## reuleaux
module reuleaux(input logic clk, input logic rst_n, input logic [2:0] colour,
                input logic [7:0] centre_x, input logic [6:0] centre_y, input logic [7:0] diameter,
                input logic start, output logic done,
                output logic [7:0] vga_x, output logic [6:0] vga_y,
                output logic [2:0] vga_colour, output logic vga_plot);
     logic [7:0] offset_y;
     logic load_offset_y;
     logic reset_offset_y;
     logic [7:0] offset_x;
     logic load_offset_x;
     logic reset_offset_x;
     logic signed [9:0] crit;
     logic load_crit_a;
     logic load_crit_b;
     logic reset_crit;
     logic [7:0] c_x3;                                       
     assign c_x3 = centre_x;
     logic [6:0] c_y3;                                       
     logic [50:0] c_y3_temp;
     assign c_y3_temp = (centre_y - ((diameter * 30'b100010011010011010101001111101) / 30'b111011100110101100101000000000));
    logic [50:0] c_y3_temp_2;
    assign c_y3_temp_2 = c_y3_temp[50] ? -c_y3_temp : c_y3_temp;
     assign c_y3 = c_y3_temp_2[6:0];
     logic [7:0] c_x1;                                       
     assign c_x1 = (centre_x + diameter/8'b00000010);
     logic [6:0] c_y1;                                       
     logic [50:0] c_y1_temp; 
     assign c_y1_temp = (centre_y + ((diameter * 30'b010001001101001101010100111110) / 30'b111011100110101100101000000000));
  ...
Size in the first run: ~4,900 cells after synthesis, roughly 49 I/O pins, about 36,000 sq um of cells after synthesis.
export LEC_CHECK = 0
export ABC_AREA = 0
export CAP_MARGIN = 20
export CORE_MARGIN = 2
export CORE_UTILIZATION = 66
export MAX_ROUTING_LAYER = met4
export SETUP_SLACK_MARGIN = -2.0
export SLEW_MARGIN = 20
create_clock -name core_clock -period 25.4 [get_ports {clk}]
run.sh (not shown) runs the stock make flow with config.mk's settings and CLKGATE_MAP_FILE=.
The baseline never finished: it broke off in global routing (5_1_grt) on GRT-0232.
Next try:
Settings changed: ABC_AREA 0 to unset, CORE_UTILIZATION 66 to 40, GPL_ROUTABILITY_DRIVEN set to 0, MAX_ROUTING_LAYER met4 to unset, SETUP_SLACK_MARGIN -2.0 to unset, TNS_END_PERCENT set to 95.
Clock period 25.4 ns to 40.1 ns, I/O delays scaled along.
Outcome: The changed run went through all stages and came out clean; synthesized cell count is unchanged; synthesized area is unchanged; die area rises by about 60%.
Next try:
Settings changed: CORE_MARGIN 2 to 6, TNS_END_PERCENT 95 to unset.
Clock period 40.1 ns to 23.0 ns, I/O delays scaled along.
Effect: The changed run completed, yet does not pass: setup timing; core utilization is higher by 17 points; non-clock buffer count goes up by 1512; synthesized area does not change; count of clock-buffer cells in the layout does not change; design area climbs by 37%; setup slack loses 6700 ps; worst hold slack is worse by 8.2 ps; die area came out higher by 5.4%; via count grows by 19%.
Next try:
Settings changed: CORE_MARGIN 6 to 2, CORE_UTILIZATION 40 to 72, GPL_ROUTABILITY_DRIVEN 0 to unset.
Clock period 23.0 ns to 23.7 ns, I/O delays scaled along.
- The changed run did not get past clock tree synthesis (4_1_cts)
- synthesized cell count stays the same
- die size shrinks by well over a third
- synthesized area is unchanged

Setup of run A:
Starting RTL as in the previous note.
make LEC_CHECK=0 ABC_AREA=1 CAP_MARGIN=20 CORE_ASPECT_RATIO=1.28 CORE_MARGIN=2 CORE_UTILIZATION=64 CTS_CLUSTER_DIAMETER=220 CTS_CLUSTER_SIZE=33 GPL_ROUTABILITY_DRIVEN=1 HOLD_SLACK_MARGIN=0.15 MAX_ROUTING_LAYER=met4 MIN_ROUTING_LAYER=met1 PLACE_DENSITY_LB_ADDON=0.27 SLEW_MARGIN=20 TNS_END_PERCENT=75 finish   # period 54.9 ns
Run A | status: complete | timing, DRC, antenna: pass
Input-level comparison between run B and run A:
- clearing ABC_AREA, which used to be 1
- clearing CTS_CLUSTER_DIAMETER, which used to be 220
- clearing MIN_ROUTING_LAYER, which used to be met1
- swapping 1 for 0 in GPL_ROUTABILITY_DRIVEN
- clearing PLACE_DENSITY_LB_ADDON, which used to be 0.27
- clearing MAX_ROUTING_LAYER, which used to be met4
- clearing CTS_CLUSTER_SIZE, which used to be 33
- swapping 75 for 95 in TNS_END_PERCENT
- swapping 54.9 for 40.1 in the clock period (ns, I/O delays scaled along)
Results
Every run in the comparison, run A and run B, completed the flow with a clean layout.
Run B vs. run A: utilization after layout has increased, area fraction in xor and xnor cells has increased.
Relative to run B, the following input files were edited for run C:
- removing HOLD_SLACK_MARGIN (formerly 0.15)
- removing CORE_ASPECT_RATIO (formerly 1.28)
- changing CORE_UTILIZATION from 64 to 18
- removing TNS_END_PERCENT (formerly 95)
- removing GPL_ROUTABILITY_DRIVEN (formerly 0)
- changing the clock period (ns, I/O delays scaled along) from 40.1 to 47.8
==> comparison <==
Run B | status: complete | timing, DRC, antenna: pass. Run C ran to completion and came out clean on the timing, design-rule and antenna checks. From run B to run C the numbers moved as follows: delay of the slowest cell on the worst path saw an increase, ratio of routed vias to standard cells fell 26%, horizontal die dimension shows an increase of 240 um, depth of the critical timing path with buffers and inverters included +3. Run C against run B: flop share of the area closely matched the old numbers; portion of the clock cycle consumed by the worst path in the final layout decreased by 1.4 points relative to the old numbers; global router's overall resource usage decreased by 29 points relative to the old numbers.
Input-level comparison between run D and run C:
- a change of CORE_UTILIZATION from 18 to 66
- an added SETUP_SLACK_MARGIN of 5.0
- a change of the clock period (ns, I/O delays scaled along) from 47.8 to 34.7
## What came out
- In the reports for run D and run C, the smaller height of the die belongs to run D.
- | setup slack after placement | higher: run C |
- Comparing run C with run D, the multi-input combinational cell count came out essentially unchanged.
- Run C → run D: HPWL after detailed placement shrank by 8300 um, area of the die went down by 72%, sum of negative setup slack essentially unchanged.
Changes in run E relative to run D:
- putting ABC_AREA at 1 where nothing was set
- putting PLACE_DENSITY at 0.4 where nothing was set
- swapping 66 for 72 in CORE_UTILIZATION
- clearing SETUP_SLACK_MARGIN, which used to be 5.0
- swapping 34.7 for 15.3 in the clock period (ns, I/O delays scaled along)
--- outcome ---
- The flow ran to completion for all of run D and run E but run E, which stopped partway.
- The main combinational cell family by area after synthesis comes out simple AND/OR/NAND/NOR gates in one run and AND-OR/OR-AND gates in the other, namely in run E and run D respectively.
- The die area was comparable across run E and run D.
- Delta (run E minus run D): number of nets produced by synthesis went up by 1719; arithmetic-cell share of the synthesized area counting full adders, half adders and majority gates went down 2.3 points; final weighted congestion in routability-driven placement +about 16%; pre-CTS worst setup slack down 8.18 ns.
- Comparing run E and run D, the lower chip area from the yosys synthesis statistics is on run D.
- Relative to run D, share of synthesized cell area in and, or, nand and nor gates increased by 17 points in run E.
- Chip height: run D vs run E, no meaningful difference
- Diff run D -> run E | distinct cell type count after synthesis | down by more than a quarter

Setup of v26:
reuleaux again, from the RTL that the note above started with.
==> flow/config.mk <==
export PLATFORM = sky130hd
export DESIGN_NAME = reuleaux
export DESIGN_NICKNAME = reuleaux
export VERILOG_FILES = /design/flow/design.v
export SDC_FILE = /design/flow/constraint.sdc
export NUM_CORES = 4
export LEC_CHECK = 0
export ABC_AREA = 1
export CAP_MARGIN = 20
export CORE_MARGIN = 2
export CORE_UTILIZATION = 70
export CTS_CLUSTER_DIAMETER = 206
export CTS_CLUSTER_SIZE = 98
export PLACE_DENSITY = 0.37
export SLEW_MARGIN = 20
==> flow/constraint.sdc <==
create_clock -name core_clock -period 34.8 [get_ports {clk}]
set_input_delay 6.9600 -clock core_clock [delete_from_list [all_inputs] [get_ports {clk}]]
set_output_delay 6.9600 -clock core_clock [all_outputs]
set_load 0.01 [all_outputs]
The flow did not stop early for v26: all stages ran, and the layout cleared the timing, design-rule and antenna checks.
### v26 -> v18
Settings: CORE_UTILIZATION changed from 70 to 40; CTS_CLUSTER_DIAMETER removed (was 206); CELL_PAD_IN_SITES_DETAIL_PLACEMENT newly set to 1; PLACE_DENSITY removed (was 0.37); CTS_CLUSTER_SIZE removed (was 98); the clock period (ns, I/O delays scaled along) changed from 34.8 to 40.0.
Results
Looking at post-route worst setup slack across both flows, v18 is the stronger of the two, with v26 trailing. Sort v18 and v26 by fraction of the cycle the final worst path needs asc -> top: v18. Measured against v26, the die area of v18 comes out at 1.7 times the reference value. The standard cells in v18 occupy less silicon area than those in v26 do. Across v18 and v26, none had a timing, DRC or antenna violation. The global-route wire length before repair reported for v18 is greater than that of v26 by about 20%.
Setup changes, v18 to v22
Settings: ABC_AREA no longer set, was 1; CELL_PAD_IN_SITES_DETAIL_PLACEMENT no longer set, was 1.
### Flow results
- Summary of v22 over v18: die size dropped 8100 sq um, share of synthesized cell area in full adder, half adder and majority cells up 2.3 points.
## Diff of input files: v56 against v22
Settings: CORE_ASPECT_RATIO: unset -> 0.98; HOLD_SLACK_MARGIN: unset -> 0.27; GPL_ROUTABILITY_DRIVEN: unset -> 0; SETUP_SLACK_MARGIN: unset -> -0.19; CTS_CLUSTER_SIZE: unset -> 98; CTS_CLUSTER_DIAMETER: unset -> 396; TNS_END_PERCENT: unset -> 10; CORE_UTILIZATION: 40 -> 58; CORE_MARGIN: 2 -> 7.
## What came out
Re global-route wire length before repair: v56 is about 4% down on v22. The non-clock buffer count of v56 is lower than that of v22. Depth of the worst register-to-register path was lower in the run labelled v56. Run comparison: v22 highest metal layer with signal wires met5; v56 highest metal layer with signal wires met4. Of v22 and v56, v56 shows the higher minimum clock period after layout, with v22 below it.

run 1:
Starting RTL as in the previous note.
clock: 25.2 ns
lec_check: 0
abc_area: 1
cap_margin: 15
cell_pad_in_sites_global_placement: 0
core_aspect_ratio: 0.98
core_margin: 2
core_utilization: 70
cts_cluster_diameter: 358
cts_cluster_size: 43
gpl_routability_driven: 1
gpl_timing_driven: 1
hold_slack_margin: -0.09
slew_margin: 40
Run 1 did not make it past global routing (5_1_grt), where a tool error ended it.
Edits applied to the flow inputs when going from run 1 to run 2:
# run 1
export LEC_CHECK = 0
export ABC_AREA = 1
export CAP_MARGIN = 15
export CELL_PAD_IN_SITES_GLOBAL_PLACEMENT = 0
export CORE_ASPECT_RATIO = 0.98
export CORE_MARGIN = 2
export CORE_UTILIZATION = 70
export CTS_CLUSTER_DIAMETER = 358
export CTS_CLUSTER_SIZE = 43
export GPL_ROUTABILITY_DRIVEN = 1
export GPL_TIMING_DRIVEN = 1
export HOLD_SLACK_MARGIN = -0.09
export SLEW_MARGIN = 40
create_clock -name core_clock -period 25.2 [get_ports {clk}]
# run 2
export LEC_CHECK = 0
export ABC_AREA = 0
export CAP_MARGIN = 15
export CELL_PAD_IN_SITES_GLOBAL_PLACEMENT = 0
export CORE_ASPECT_RATIO = 1.11
export CORE_MARGIN = 2
export CORE_UTILIZATION = 57
export CTS_CLUSTER_SIZE = 43
export GPL_ROUTABILITY_DRIVEN = 1
export GPL_TIMING_DRIVEN = 1
export PLACE_DENSITY_LB_ADDON = 0.19
export SLEW_MARGIN = 0
create_clock -name core_clock -period 30.7 [get_ports {clk}]
## What came out
- Portion of the post-synthesis area used by sequential elements: run 2 > run 1
- STATUS run=run 2 STAGES=ALL_DONE FINAL_CHECKS=FAILED CAUSE=setup timing
- Reported for run 2 and run 1, number of levels in the clock H-tree turned out identical to the last digit.
- Multiplexer fraction of the synthesized cell area (lower): run 1
- [compare] base=run 1 new=run 2: post-CTS resize count now smaller, die area moved up, synthesized cell count shrank by 1719.
- Run 2 vs run 1: synthesized area down by a little under 10%
- Chip area in the Yosys report (higher): run 1
### run 2 -> run 3
# run 2
export LEC_CHECK = 0
export ABC_AREA = 0
export CAP_MARGIN = 15
export CELL_PAD_IN_SITES_GLOBAL_PLACEMENT = 0
export CORE_ASPECT_RATIO = 1.11
export CORE_MARGIN = 2
export CORE_UTILIZATION = 57
export CTS_CLUSTER_SIZE = 43
export GPL_ROUTABILITY_DRIVEN = 1
export GPL_TIMING_DRIVEN = 1
export PLACE_DENSITY_LB_ADDON = 0.19
export SLEW_MARGIN = 0
create_clock -name core_clock -period 30.7 [get_ports {clk}]
# run 3
export LEC_CHECK = 0
export ABC_AREA = 1
export CAP_MARGIN = 15
export CELL_PAD_IN_SITES_GLOBAL_PLACEMENT = 1
export CORE_ASPECT_RATIO = 0.5
export CORE_MARGIN = 2
export CORE_UTILIZATION = 47
export CTS_CLUSTER_DIAMETER = 221
export CTS_CLUSTER_SIZE = 98
export GPL_ROUTABILITY_DRIVEN = 1
export GPL_TIMING_DRIVEN = 1
export PLACE_DENSITY_LB_ADDON = 0.3
export SETUP_SLACK_MARGIN = -1.52
export SLEW_MARGIN = 0
export TNS_END_PERCENT = 40
create_clock -name core_clock -period 30.7 [get_ports {clk}]
- What the final checks of run 3 revealed, after a flow that finished every stage, was a layout that fails on setup timing.
- Run 2 has a higher final-layout non-clock buffer area share than run 3.
- Run 2 → run 3: largest stage delay on the critical path went up by 0.04 ns, parity-gate share of the synthesized area counting xor and xnor cells went down by 4.6 points.
- Compared to run 2, run 3 was floorplanned on a bigger die.
- When run 3 is measured against run 2, its worst hold slack turns out 0.15 ns lower.
diff inputs: run 3 => run 4
# run 3
export LEC_CHECK = 0
export ABC_AREA = 1
export CAP_MARGIN = 15
export CELL_PAD_IN_SITES_GLOBAL_PLACEMENT = 1
export CORE_ASPECT_RATIO = 0.5
export CORE_MARGIN = 2
export CORE_UTILIZATION = 47
export CTS_CLUSTER_DIAMETER = 221
export CTS_CLUSTER_SIZE = 98
export GPL_ROUTABILITY_DRIVEN = 1
export GPL_TIMING_DRIVEN = 1
export PLACE_DENSITY_LB_ADDON = 0.3
export SETUP_SLACK_MARGIN = -1.52
export SLEW_MARGIN = 0
export TNS_END_PERCENT = 40
create_clock -name core_clock -period 30.7 [get_ports {clk}]
# run 4
export LEC_CHECK = 0
export ABC_AREA = 1
export CAP_MARGIN = 15
export CELL_PAD_IN_SITES_GLOBAL_PLACEMENT = 1
export CORE_ASPECT_RATIO = 1.11
export CORE_MARGIN = 2
export CORE_UTILIZATION = 39
export CTS_CLUSTER_SIZE = 98
export GPL_ROUTABILITY_DRIVEN = 0
export GPL_TIMING_DRIVEN = 0
export HOLD_SLACK_MARGIN = 0.01
export SETUP_SLACK_MARGIN = 5.0
export SLEW_MARGIN = 0
create_clock -name core_clock -period 30.7 [get_ports {clk}]
--- outcome ---
Run 4 completed; timing, DRC and antenna clean. Compared with run 3, run 4 degrades die area. Taking run 3 as the reference, in run 4 share of the clock period used by the worst path after layout went down, number of flip-flops and latches neither gained nor lost much. Status: clock skew parity (run 4, run 3). Changes observed in run 4 relative to run 3: global routing met2 resource utilization went down; arrival time of the worst setup path went down; hold slack went up; detailed-route via count went down. Looking at critical path launch point, the diameter[5] result is from run 3; the diameter[2] one comes from run 4.
